==> job 825: inputs <==
==> flow/design.v <==
`timescale 1ns / 1ps
module alu_top(
    input             clk,
    input      [31:0] a_in,
    input      [31:0] b_in,
    input      [3:0]  aluc_in,
    output reg [31:0] r_out,
    output reg        zero_out,
    output reg        overflow_out
    );
    reg  [31:0] a_q, b_q;
    reg  [3:0]  aluc_q;
    wire [31:0] r;
    wire        zero, overflow;
    alu u_alu(.a(a_q), .b(b_q), .overflow(overflow), .zero(zero), .r(r), .aluc(aluc_q));
    always @(posedge clk) begin
        a_q          <= a_in;
        b_q          <= b_in;
        aluc_q       <= aluc_in;
        r_out        <= r;
        zero_out     <= zero;
        overflow_out <= overflow;
    end
endmodule

`timescale 1ns / 1ps
module alu(
    input [31:0]a,
    input [31:0]b,
    output overflow,
    output zero,
    output [31:0]r,
    input [3:0] aluc   
    );
    parameter Add    =    3'b000;     
    parameter Addu    =    3'b010;     
    parameter Sub    =     3'b001;     
    parameter Subu    =    3'b011;     
    parameter And    =    3'b100;     
    parameter Or    =    3'b101;     
    parameter Xor    =    3'b110;     
	 parameter Lui1    =    3'b111;     
	 wire signed [31:0] sa=a,sb=b;
	 reg [32:0]result;
always@(*)begin
        case(aluc)
            Addu: begin
                result=a+b;
            end
            Subu: begin
                result=a-b;
            end
            Add: begin
                result=sa+sb;
            end
            Sub: begin
                result=sa-sb;
            end
            And: begin
                result=a&b;
            end
            Or: begin
                result=a|b;
            end
            Xor: begin
                result=a^b;
            end
            Lui1: begin
				result = {b[15:0], 16'b0};
				end
            default:
                result=a+b;
        endcase
    end
    assign r=result[31:0];
    assign zero=(r==32'b0)?1:0;
    assign overflow=result[32];
endmodule
==> flow/run.sh <==
#!/bin/bash
# the make line also repeats each setting of config.mk as NAME=value (left out here)
make -C /OpenROAD-flow-scripts/flow DESIGN_CONFIG=/design/flow/config.mk WORK_HOME=/design/flow/orfs CLKGATE_MAP_FILE= finish
==> flow/config.mk <==
export PLATFORM = sky130hd
export DESIGN_NAME = alu_top
export DESIGN_NICKNAME = alu_top
export VERILOG_FILES = /design/flow/design.v
export SDC_FILE = /design/flow/constraint.sdc
export NUM_CORES = 4
export LEC_CHECK = 0
export CAP_MARGIN = 40
export CORE_MARGIN = 2
export CORE_UTILIZATION = 72
export CTS_CLUSTER_DIAMETER = 93
export CTS_CLUSTER_SIZE = 20
export PLACE_DENSITY = 0.8
export SLEW_MARGIN = 20
==> flow/constraint.sdc <==
create_clock -name core_clock -period 5.5 [get_ports {clk}]
set_input_delay 1.1000 -clock core_clock [delete_from_list [all_inputs] [get_ports {clk}]]
set_output_delay 1.1000 -clock core_clock [all_outputs]
set_load 0.01 [all_outputs]
==> job 944: changes against job 825 <==
- ABC_AREA: unset -> 1
- CAP_MARGIN: 40 -> 35
- CTS_CLUSTER_DIAMETER: 93 -> 105
- CTS_CLUSTER_SIZE: 20 -> 72
- HOLD_SLACK_MARGIN: unset -> 0.3
- PLACE_DENSITY: 0.8 -> unset
- SETUP_SLACK_MARGIN: unset -> -0.2
==> flow/constraint.sdc (replaced) <==
create_clock -name core_clock -period 3.5 [get_ports {clk}]
set_input_delay 0.7000 -clock core_clock [delete_from_list [all_inputs] [get_ports {clk}]]
set_output_delay 0.7000 -clock core_clock [all_outputs]
set_load 0.01 [all_outputs]
==> impl_metrics.yaml <==
# yosys + openroad results
status:
  status: "aborted with a tool error"
  haltStage: "4_1_cts"
  tool.error: "[ERROR DPL-0033] detailed placement checks failed during check placement."
synthesis:
  postSynthSeqShare_pct: 19.8
  avgSynthCellArea_um2: 5.96
  fa_ha_area_share_pct: 15.9
  syn-num-nets: 1927
placed_design:
  place_ws_ps: -620
die:
  core_um2: 13900
Source of the figures above: job 944

==> impl_metrics.yaml <==
# implementation run metrics
final_timing:
  setup_viol: 2
  setup_slack_ps: -261
status:
  check.faults: "setup timing"
  status: "finished with violations"
synthesis:
  fa_ha_area_share_pct: 17.9
Source of the figures above: job 825



==> inputs of run P <==
RTL: the design.v shown in full above, as it stands there.
export LEC_CHECK = 0
export CAP_MARGIN = 20
export CORE_MARGIN = 2
export CORE_UTILIZATION = 20
export SLEW_MARGIN = 20
create_clock -name core_clock -period 5.73 [get_ports {clk}]
run.sh (not shown) runs the stock make flow with config.mk's settings and CLKGATE_MAP_FILE=.
==> inputs of run G, as changes to run P <==
--- a/flow/config.mk
+++ b/flow/config.mk
@@ -6,6 +6,8 @@
 export NUM_CORES = 4
 export LEC_CHECK = 0
 export CAP_MARGIN = 20
-export CORE_MARGIN = 2
-export CORE_UTILIZATION = 20
+export CORE_ASPECT_RATIO = 0.5
+export CORE_MARGIN = 8
+export CORE_UTILIZATION = 58
 export SLEW_MARGIN = 20
+export TNS_END_PERCENT = 5
==> flow/constraint.sdc (replaced) <==
create_clock -name core_clock -period 6.0 [get_ports {clk}]
set_input_delay 1.2000 -clock core_clock [delete_from_list [all_inputs] [get_ports {clk}]]
set_output_delay 1.2000 -clock core_clock [all_outputs]
set_load 0.01 [all_outputs]
==> comparison table <==
| item | run G | run P |
|---|---|---|
| Result of the run | complete, no violations | complete, no violations |
| Peak VDD IR | 0.000151 V | 0.000114 V |
| Leakage component of the power | 4.83 nW | 5.02 nW |
| GR met2 Demand/Resource | 47.6% | 23.5% |
| Pre-placement core utilization | 59.4% | 20.2% |
| Area after detailed placement | 10400 um2 | 11200 um2 |
| Count of placed standard cells including taps | 1404 | 1828 |
| Areal power density over the cells | 228 nW/um2 | 228 nW/um2 |
| Max transition margin | 27.6% | 32.9% |
| Detailed route wirelength on metal3 | 3000 um | 1850 um |
| Register fraction of the total cell area | 18.8% | 17.4% |
| Num tapcells | 204 | 600 |
| Core region area | 15400 um2 | 45300 um2 |
| Internal Dissipation | 1.60 mW | 1.63 mW |
| DIE WIDTH | 194 um | 218 um |
| Fraction of met1 tracks used by global routing | 37.9% | 19.7% |
| Clock tree skew after final layout | 0.00715 ns | 0.0207 ns |
| Hold worst-path end | overflow_out$_DFF_P_ | r_out[3]$_DFF_P_ |
| Total via count after detailed routing | 9192 | 8785 |
| Vias in the first global route | 8696 | 8489 |
| Layout filler cell count | 1250 | 4953 |
No activity file was given, so power comes from the tool's default toggle rates.
